==> branch juniper: inputs <==
// top
module top (
    input clk,                   
    input mode,                  
    input song,                  
    input plus,                  
    input minus,                 
    input rst,                   
    input set,                   
    input refer,                 
    input player1,               
    input player2,               
    output reg [8:0] rope,       
    output reg [1:0] sel,        
    output reg [1:0] ledr,       
    output reg [1:0] ledg,       
    output reg [1:0] ledb,       
    output reg [3:0] ledop,      
    output reg [7:0] segdata1,   
    output reg [7:0] segdata0,   
    output reg [7:0] seg,        
    output reg [7:0] sel8,       
    output reg ledplayer1,       
    output reg ledplayer2,       
    output reg buzzer,           
    output reg round_indicator_1, 
    output reg round_indicator_2 
);
Settings: LEC_CHECK=0, CAP_MARGIN=20, CORE_MARGIN=2, CORE_UTILIZATION=66, CTS_CLUSTER_DIAMETER=357, PLACE_DENSITY=0.6, SLEW_MARGIN=20; clock period 5.78 ns.
run.sh (not shown) runs the stock make flow with config.mk's settings and CLKGATE_MAP_FILE=.
==> inputs of branch willow, as changes to branch juniper <==
CORE_UTILIZATION = 59   (was 66)
CTS_CLUSTER_DIAMETER = default   (was 357)
PLACE_DENSITY = default   (was 0.6)
==> flow/constraint.sdc (replaced) <==
create_clock -name core_clock -period 5.09 [get_ports {clk}]
set_input_delay 1.0180 -clock core_clock [delete_from_list [all_inputs] [get_ports {clk}]]
set_output_delay 1.0180 -clock core_clock [all_outputs]
set_load 0.01 [all_outputs]
==> notes <==
Branch willow finished but failed the layout checks on setup timing. Branch juniper finished with timing, DRC and antenna clean. In branch juniper the routed wire length is lower than in branch willow, by about 0.6%. Maximum frequency: branch juniper is lower than branch willow (5.4%). Of branch willow and branch juniper, branch juniper has the higher worst hold slack (gap 0.0034 ns). Via count: branch willow is smaller than branch juniper (about 0.43%). Against branch juniper, the total power of branch willow is higher by 14%. Against branch willow, the non-clock buffer count of branch juniper is lower by 106. Between branch juniper and branch willow, the lower sequential power is in branch juniper (gap about 10%, measured against branch willow).
==> figures <==
	branch willow	branch juniper
Result of the run	failed layout checks	finished clean
Layout check failures	setup timing	-
Site Rows	103	98
Grt met3 use	0.0329	0.0393
Clock buffer instance count of the final layout	114	125
Capture endpoint of the worst hold path	song_debounce.key_rst_pre	sec_minus_debounce.key_rst_pre
Tap cell count	1050	950
Post-DR vias/cell	5.69	5.90
Pint	15.3 mW	13.2 mW
Power consumed by combinational cells	5.47 mW	4.80 mW
Final Non-Filler Cells	6359	6151
Worst slew margin relative to its limit	0.324	0.311
Routed length on met1	48400 um	46000 um
Initial drt markers	2386	2709
Combinational fraction of design power	0.241	0.242
Final Net Count	5615	5508
Shortest clock period the worst path allows after layout	5.24 ns	5.54 ns

* * *

==> 07-26 <==
Starting RTL as in the previous note.
==> flow/config.mk <==
export PLATFORM = sky130hd
export DESIGN_NAME = top
export DESIGN_NICKNAME = top
export VERILOG_FILES = /design/flow/design.v
export SDC_FILE = /design/flow/constraint.sdc
export NUM_CORES = 4
export LEC_CHECK = 0
export CAP_MARGIN = 30
export CELL_PAD_IN_SITES_DETAIL_PLACEMENT = 0
export CORE_MARGIN = 2
export CORE_UTILIZATION = 72
export CTS_CLUSTER_DIAMETER = 156
export GPL_ROUTABILITY_DRIVEN = 1
export MAX_ROUTING_LAYER = met4
export SLEW_MARGIN = 20
export TNS_END_PERCENT = 80
==> flow/constraint.sdc <==
create_clock -name core_clock -period 4.51 [get_ports {clk}]
set_input_delay 0.9020 -clock core_clock [delete_from_list [all_inputs] [get_ports {clk}]]
set_output_delay 0.9020 -clock core_clock [all_outputs]
set_load 0.01 [all_outputs]
==> inputs of 09-07, as changes to 07-26 <==
Settings changed: CAP_MARGIN 30 to 20, CELL_PAD_IN_SITES_DETAIL_PLACEMENT 0 to unset, CORE_UTILIZATION 72 to 58, CTS_CLUSTER_DIAMETER 156 to unset, GPL_ROUTABILITY_DRIVEN 1 to unset, MAX_ROUTING_LAYER met4 to unset, TNS_END_PERCENT 80 to unset.
==> flow/constraint.sdc (replaced) <==
create_clock -name core_clock -period 5.43 [get_ports {clk}]
set_input_delay 1.0860 -clock core_clock [delete_from_list [all_inputs] [get_ports {clk}]]
set_output_delay 1.0860 -clock core_clock [all_outputs]
set_load 0.01 [all_outputs]
==> inputs of 04-20, as changes to 07-26 <==
Settings changed: CORE_MARGIN 2 to 4, CORE_UTILIZATION 72 to 70, CTS_CLUSTER_DIAMETER 156 to unset.
==> comparison table <==
item	04-20	07-26	09-07
Status	complete, but fails checks	complete, but fails checks	complete, no violations
Reasons for failing layout checks	setup timing	setup timing	-
Ratio of total power to cell area	462 nW/um^2	459 nW/um^2	386 nW/um^2
Post-Place Cells	6,058	6,037	6,133
Post-DR vias/cell	6.02	6.12	5.64
Length of routed met3 wiring	5200 microns	6610 microns	3990 microns
Share of cell area taken by multi-input logic gates	45.5%	45.4%	46.0%
Power Sequential	11.5 mW	11.5 mW	9.54 mW
HPWL after detailed placement	76,800 microns	78,100 microns	74,100 microns
Worst hold margin	0.328 ns	0.269 ns	0.361 ns
R2R cell count	29	27	26
Dpl cell area	51,000 sq um	51,000 sq um	50,400 sq um
Critical path required time	5.07 ns	5.08 ns	6.00 ns
Die outline height	268 microns	261 microns	290 microns
Met2 demand-to-capacity share in global routing	51.9%	57.5%	40.8%
First-pass GRT wire length	181,000 microns	185,000 microns	171,000 microns

* * *

==> inputs of run a <==
Starting RTL as in the previous note.
Settings: LEC_CHECK=0, CAP_MARGIN=5, CELL_PAD_IN_SITES_DETAIL_PLACEMENT=1, CORE_ASPECT_RATIO=0.52, CORE_MARGIN=4, CORE_UTILIZATION=16, CTS_CLUSTER_SIZE=13, GPL_ROUTABILITY_DRIVEN=1, GPL_TIMING_DRIVEN=0, MAX_ROUTING_LAYER=met4, SLEW_MARGIN=0, TNS_END_PERCENT=80; clock period 6.83 ns.
==> run b: changes against run a <==
==> flow/config.mk (replaced) <==
export PLATFORM = sky130hd
export DESIGN_NAME = top
export DESIGN_NICKNAME = top
export VERILOG_FILES = /design/flow/design.v
export SDC_FILE = /design/flow/constraint.sdc
export NUM_CORES = 4
export LEC_CHECK = 0
export ABC_AREA = 1
export CAP_MARGIN = 10
export CELL_PAD_IN_SITES_DETAIL_PLACEMENT = 1
export CORE_ASPECT_RATIO = 0.75
export CORE_MARGIN = 4
export CORE_UTILIZATION = 16
export CTS_CLUSTER_SIZE = 24
export GPL_ROUTABILITY_DRIVEN = 1
export GPL_TIMING_DRIVEN = 0
export MAX_ROUTING_LAYER = met5
export SLEW_MARGIN = 0
export TNS_END_PERCENT = 90
==> run c: changes against run a <==
==> flow/config.mk (replaced) <==
export PLATFORM = sky130hd
export DESIGN_NAME = top
export DESIGN_NICKNAME = top
export VERILOG_FILES = /design/flow/design.v
export SDC_FILE = /design/flow/constraint.sdc
export NUM_CORES = 4
export LEC_CHECK = 0
export ABC_AREA = 1
export CAP_MARGIN = 30
export CELL_PAD_IN_SITES_DETAIL_PLACEMENT = 0
export CORE_MARGIN = 2
export CORE_UTILIZATION = 72
export CTS_CLUSTER_DIAMETER = 156
export GPL_ROUTABILITY_DRIVEN = 1
export MAX_ROUTING_LAYER = met4
export PLACE_DENSITY_LB_ADDON = 0.13
export SETUP_SLACK_MARGIN = 1.34
export SLEW_MARGIN = 20
export TNS_END_PERCENT = 80
==> flow/constraint.sdc (replaced) <==
create_clock -name core_clock -period 4.51 [get_ports {clk}]
set_input_delay 0.9020 -clock core_clock [delete_from_list [all_inputs] [get_ports {clk}]]
set_output_delay 0.9020 -clock core_clock [all_outputs]
set_load 0.01 [all_outputs]
==> run d: changes against run a <==
==> flow/config.mk (replaced) <==
export PLATFORM = sky130hd
export DESIGN_NAME = top
export DESIGN_NICKNAME = top
export VERILOG_FILES = /design/flow/design.v
export SDC_FILE = /design/flow/constraint.sdc
export NUM_CORES = 4
export LEC_CHECK = 0
export CAP_MARGIN = 20
export CORE_ASPECT_RATIO = 1.63
export CORE_MARGIN = 2
export CORE_UTILIZATION = 32
export GPL_TIMING_DRIVEN = 0
export MIN_ROUTING_LAYER = met1
export SLEW_MARGIN = 20
==> flow/constraint.sdc (replaced) <==
create_clock -name core_clock -period 10.0 [get_ports {clk}]
set_input_delay 2.0000 -clock core_clock [delete_from_list [all_inputs] [get_ports {clk}]]
set_output_delay 2.0000 -clock core_clock [all_outputs]
set_load 0.01 [all_outputs]
==> results <==
Run c finished with setup timing left. Run b ran to the end with no violations. Run d went through all stages and came out clean. Run a completed with no timing, DRC or antenna violations. Worst setup slack: run d > run b > run a > run c. Against run d, the synthesized area of run b is larger by 1.3%. The lowest via count belongs to run d, the highest to run c. The lowest die area belongs to run c, the highest to run b. The lowest sequential share of layout area belongs to run c, the highest to run d. Count of clock-buffer cells in the layout, lowest first: run d, run c, run b, run a.
Power figures rest on the tool's default switching activity, not on a simulated workload.
